Setup of try-tundra:
Design top, start of the top module:
module top(
    input logic clk,
    input logic rst,
    output logic    RGB_G,
    output logic    RGB_R,
    output logic    RGB_B
);
Size in the first run: roughly 7000 cells after synthesis, ~570 flip-flops.
clock: 3.76 ns
lec_check: 0
abc_area: 1
cap_margin: 5
cell_pad_in_sites_detail_placement: 1
cell_pad_in_sites_global_placement: 2
core_margin: 7
core_utilization: 53
cts_cluster_diameter: 187
gpl_timing_driven: 0
hold_slack_margin: 0.13
max_routing_layer: met4
place_density_lb_addon: 0.17
slew_margin: 10
tns_end_percent: 70
run.sh (not shown) runs the stock make flow with config.mk's settings and CLKGATE_MAP_FILE=.
Status(try-tundra) = ERROR, stage = global placement without I/O (3_1_place_gp_skip_io)
[inputs] try-maple vs try-tundra
Settings: MAX_ROUTING_LAYER removed (was met4); CORE_MARGIN changed from 7 to 2; CAP_MARGIN changed from 5 to 20; PLACE_DENSITY_LB_ADDON removed (was 0.17); ABC_AREA removed (was 1); SLEW_MARGIN changed from 10 to 20; TNS_END_PERCENT removed (was 70); CORE_UTILIZATION changed from 53 to 65; HOLD_SLACK_MARGIN removed (was 0.13); CELL_PAD_IN_SITES_GLOBAL_PLACEMENT removed (was 2); CTS_CLUSTER_DIAMETER removed (was 187); GPL_TIMING_DRIVEN removed (was 0); CELL_PAD_IN_SITES_DETAIL_PLACEMENT removed (was 1); the clock period (ns, I/O delays scaled along) changed from 3.76 to 4.94.
### Flow results
- try-maple | stages: all done | timing, DRC, antenna: all pass
- try-tundra has a higher area after synthesis than try-maple.
- Diff try-tundra -> try-maple | post-synthesis area per instance | increase of 23%
- try-maple vs try-tundra on synthesized-area fraction occupied by adder cells: try-maple is the higher one.
- Lower synthesized cell count among try-maple and try-tundra: try-maple
Relative to try-maple, the following input files were edited for try-umber:
Settings: CTS_CLUSTER_SIZE: unset -> 96; CORE_UTILIZATION: 65 -> 62; the clock period (ns, I/O delays scaled along): 4.94 -> 7.57.
Notes after the runs:
- try-umber vs try-maple — final HPWL from detailed placement dropped about 1%.
- Diff try-maple -> try-umber: maximum level of the CTS H-tree closely matched the old numbers, routed length on met3 shows a reduction of 16%, buffer count excluding the clock tree in the final layout saw a decrease, power attributed to combinational cells went down about 37%, share of cell area taken by flip-flops and latches held.


== v24 ==
top again, from the RTL that the note above started with.
export LEC_CHECK = 0
export ABC_AREA = 0
export CAP_MARGIN = 20
export CORE_ASPECT_RATIO = 1.0
export CORE_MARGIN = 2
export CORE_UTILIZATION = 72
export CTS_CLUSTER_DIAMETER = 380
export CTS_CLUSTER_SIZE = 26
export PLACE_DENSITY_LB_ADDON = 0.02
export SETUP_SLACK_MARGIN = 1.23
export SLEW_MARGIN = 20
export TNS_END_PERCENT = 100
create_clock -name core_clock -period 4.16 [get_ports {clk}]
In v24 the implementation ran to completion but is not tape-out ready, as the final checks report negative setup slack.
For v4, these inputs were changed with respect to v24:
Settings: removing SETUP_SLACK_MARGIN (formerly 1.23); removing CORE_ASPECT_RATIO (formerly 1.0); removing CTS_CLUSTER_DIAMETER (formerly 380); changing CORE_UTILIZATION from 72 to 63; removing CTS_CLUSTER_SIZE (formerly 26); removing PLACE_DENSITY_LB_ADDON (formerly 0.02); removing TNS_END_PERCENT (formerly 100); removing ABC_AREA (formerly 0); changing the clock period (ns, I/O delays scaled along) from 4.16 to 4.81.
==> results <==
Both conditions hold for v4: the flow ran to the end and the final layout passed the timing, design-rule and antenna checks. Summary of the comparison: maximum VDD drop is lower in v4, relative to v24. Die area | v4 > v24. The run showing the greater synthesis-to-finish area growth is v24. Summary of the comparison: non-filler instance count after layout is higher in v4, relative to v24. Diff v24 -> v4: worst-margin pin slew went up 0.076 ns, worst-case reg-to-reg path depth went down 1, share of power burned in the clock network went up 18 points. NOTE clock network power v24->v4 increased by more than half. Wire length on met1 went down slightly going from v24 to v4. First-pass iteration count of the detailed router for v4: 6 down relative to v24.
> inputs changed (v4 -> v14)
Settings: CTS_CLUSTER_SIZE: unset -> 77; SETUP_SLACK_MARGIN: unset -> 1.27; CORE_UTILIZATION: 63 -> 72; TNS_END_PERCENT: unset -> 5; PLACE_DENSITY_LB_ADDON: unset -> 0.0; the clock period (ns, I/O delays scaled along): 4.81 -> 4.44.
[summary]
Against v4 as the reference, v14 delivers a lower maximum number of pins on one net before global-route repair. Final wirelength (v4 / v14): 0.891. v4 consumes less power than v14.
Input-level comparison between v48 and v14:
Settings: a deleted PLACE_DENSITY_LB_ADDON that had been 0.0; a change of CORE_UTILIZATION from 72 to 35; a deleted CTS_CLUSTER_SIZE that had been 77; a deleted SETUP_SLACK_MARGIN that had been 1.27; a deleted TNS_END_PERCENT that had been 5; a change of the clock period (ns, I/O delays scaled along) from 4.44 to 10.0.
### Flow results
- Higher met2 demand-to-capacity share in global routing was reported by v14, not v48.
- Global routing met1 resource utilization in v48 is 17 points below v14.
- Final critical-path share of the clock period ended up 49 points lower on v48 than on v14.
- v48 ends up with a sequential power that is 56% lower than in v14.
- Taking v14 as the reference, in v48 sequential share of layout area has increased, die outline height has increased, routed wire length has decreased.
- Higher portion of total power attributed to the clock network was reported by v48, not v14.
- Looking only at global-route wire length before repair, and setting everything else aside, the lower value of v14 and v48 goes to v14.
- The higher total routing resource utilization after global routing came out of v14.
- Sort v14 and v48 by count of clock-buffer cells in the layout, ascending, and v14 comes first.


Starting RTL as in the previous note.
Design top, start of the top module:
module top(
    input logic clk,
    input logic rst,
    output logic    RGB_G,
    output logic    RGB_R,
    output logic    RGB_B
);
Settings: LEC_CHECK=0, ABC_AREA=1, CAP_MARGIN=5, CELL_PAD_IN_SITES_DETAIL_PLACEMENT=1, CELL_PAD_IN_SITES_GLOBAL_PLACEMENT=2, CORE_MARGIN=2, CORE_UTILIZATION=53, CTS_CLUSTER_DIAMETER=187, HOLD_SLACK_MARGIN=0.13, PLACE_DENSITY=0.42, SLEW_MARGIN=10; clock period 10.0 ns.
The first run died in global placement without I/O on GPL-0301.
Rerun with:
ABC_AREA = not set   (was 1)
CAP_MARGIN = 20   (was 5)
CELL_PAD_IN_SITES_DETAIL_PLACEMENT = not set   (was 1)
CELL_PAD_IN_SITES_GLOBAL_PLACEMENT = not set   (was 2)
CORE_UTILIZATION = 40   (was 53)
CTS_CLUSTER_DIAMETER = not set   (was 187)
HOLD_SLACK_MARGIN = not set   (was 0.13)
PLACE_DENSITY = not set   (was 0.42)
SLEW_MARGIN = 20   (was 10)
clock period = 4.81 ns   (was 10.0 ns; I/O delays follow)
Result: Now the flow passed the timing, design-rule and antenna checks; die size goes up by roughly a tenth; synthesized area falls by about a fifth; synthesized cell count falls by a quarter to a third.
Rerun with:
CORE_UTILIZATION = 72   (was 40)
PLACE_DENSITY_LB_ADDON = 0.02   (was not set)
SETUP_SLACK_MARGIN = 1.46   (was not set)
clock period = 4.94 ns   (was 4.81 ns; I/O delays follow)
Result: The changed run finished with timing, DRC and antenna clean; synthesized area is unchanged; power shrinks by 7.3%; clock power shrinks by 12%.
Rerun with:
PLACE_DENSITY_LB_ADDON = 0.26   (was 0.02)
SETUP_SLACK_MARGIN = not set   (was 1.46)
clock period = 4.17 ns   (was 4.94 ns; I/O delays follow)
Effect:
- With this change the flow finished but failed the layout checks on setup timing
- design area fell by 9.9%
- hold slack barely changes
- wire length fell by 27%
- cell count fell by 3.2%
- synthesized area does not change
- critical path depth rose by 2
- global-route usage fell by 4.6 points
- sequential share of layout area rose by 2.2 points
- die size does not change


Setup of v38:
top again, from the RTL that the note above started with.
make LEC_CHECK=0 ABC_AREA=0 CAP_MARGIN=20 CORE_MARGIN=2 CORE_UTILIZATION=72 CTS_CLUSTER_DIAMETER=209 PLACE_DENSITY=0.79 SETUP_SLACK_MARGIN=-0.03 SLEW_MARGIN=20 TNS_END_PERCENT=5 finish   # period 3.56 ns
v38 finished all stages; however, its layout fails the closing checks, the failures being setup timing.
## Diff of input files: v37 against v38
- an added PLACE_DENSITY_LB_ADDON of 0.26
- a deleted SETUP_SLACK_MARGIN that had been -0.03
- a deleted CTS_CLUSTER_DIAMETER that had been 209
- a deleted PLACE_DENSITY that had been 0.79
- a change of ABC_AREA from 0 to 1
- a change of the clock period (ns, I/O delays scaled along) from 3.56 to 2.85
==> results <==
Tool error GRT-0116 stopped v37 during global routing (5_1_grt); no final results.
Row number of clock buffers inserted by TritonCTS: v37 higher / v38 lower
From v37 to v38, hold-fix buffer count after cts did not move at all.
Post-synthesis cell count from yosys (v37 vs. v38) increases by more than a quarter
In the tables for v37 and v38, worst setup slack after placement reads higher with v37.
Against v38, v37 comes in 20 µm higher on die extent in x.
Number of enable-type register cells in the synthesized netlist came out exactly the same in v37 and v38.
Sort v37 and v38 by total of cells resized after clock tree synthesis asc -> top: v38
The final reports for v37 and v38 show number of cells produced by synthesis higher in the former.
v37 vs. v38: area reported by Yosys stat went up by 6900 µm².
The following lists how v5 was set up differently from v37:
- CORE_UTILIZATION now 28, was 72
- TNS_END_PERCENT no longer set, was 5
- PLACE_DENSITY_LB_ADDON no longer set, was 0.26
- the clock period (ns, I/O delays scaled along) now 10.0, was 2.85
In summary, v5 completed successfully, with a layout that passed the timing, design-rule and antenna checks. Between v37 and v5, cell total after placement is higher for v5, v37 comes in under that. Per the comparison of v5 with v37, post-synthesis cell type count held steady; row count rose by 56; number of gates given a new drive strength after cts fell by 362; vertical die dimension climbed about 60%; worst slack at placement has increased. v5 has starting utilization of the core area below what v37 had. The die footprint in v37 is 0.39 times that in v5. Placed wire-length estimate (v5 vs. v37) decreases by more than 10%. In the metrics for v37 and v5, the one carrying the lower total core area is v37.
The following lists how v28 was set up differently from v5:
- MAX_ROUTING_LAYER now met5, previously not set
- GPL_TIMING_DRIVEN now 1, previously not set
- CAP_MARGIN now 35, was 20
- MIN_ROUTING_LAYER now met2, previously not set
- SETUP_SLACK_MARGIN now 0.59, previously not set
- HOLD_SLACK_MARGIN now 0.27, previously not set
- CTS_CLUSTER_DIAMETER now 60, previously not set
- SLEW_MARGIN now 5, was 20
- PLACE_DENSITY_LB_ADDON now 0.06, previously not set
- ABC_AREA now 0, was 1
- CORE_ASPECT_RATIO now 0.96, previously not set
### Flow results
- On post-route standard cell area excluding fillers, v28 does better than v5.
- On post-route worst setup slack: between v28 and v5, it ends up higher for v5.
- Compared to v5, v28 has count of cell types in the netlist 22 higher.
- v5 reports its slowest library cell on the worst path as sky130_fd_sc_hd__clkinv_2 while v28 reports sky130_fd_sc_hd__a41o_1.
Power is estimated from default activity; no workload was simulated.
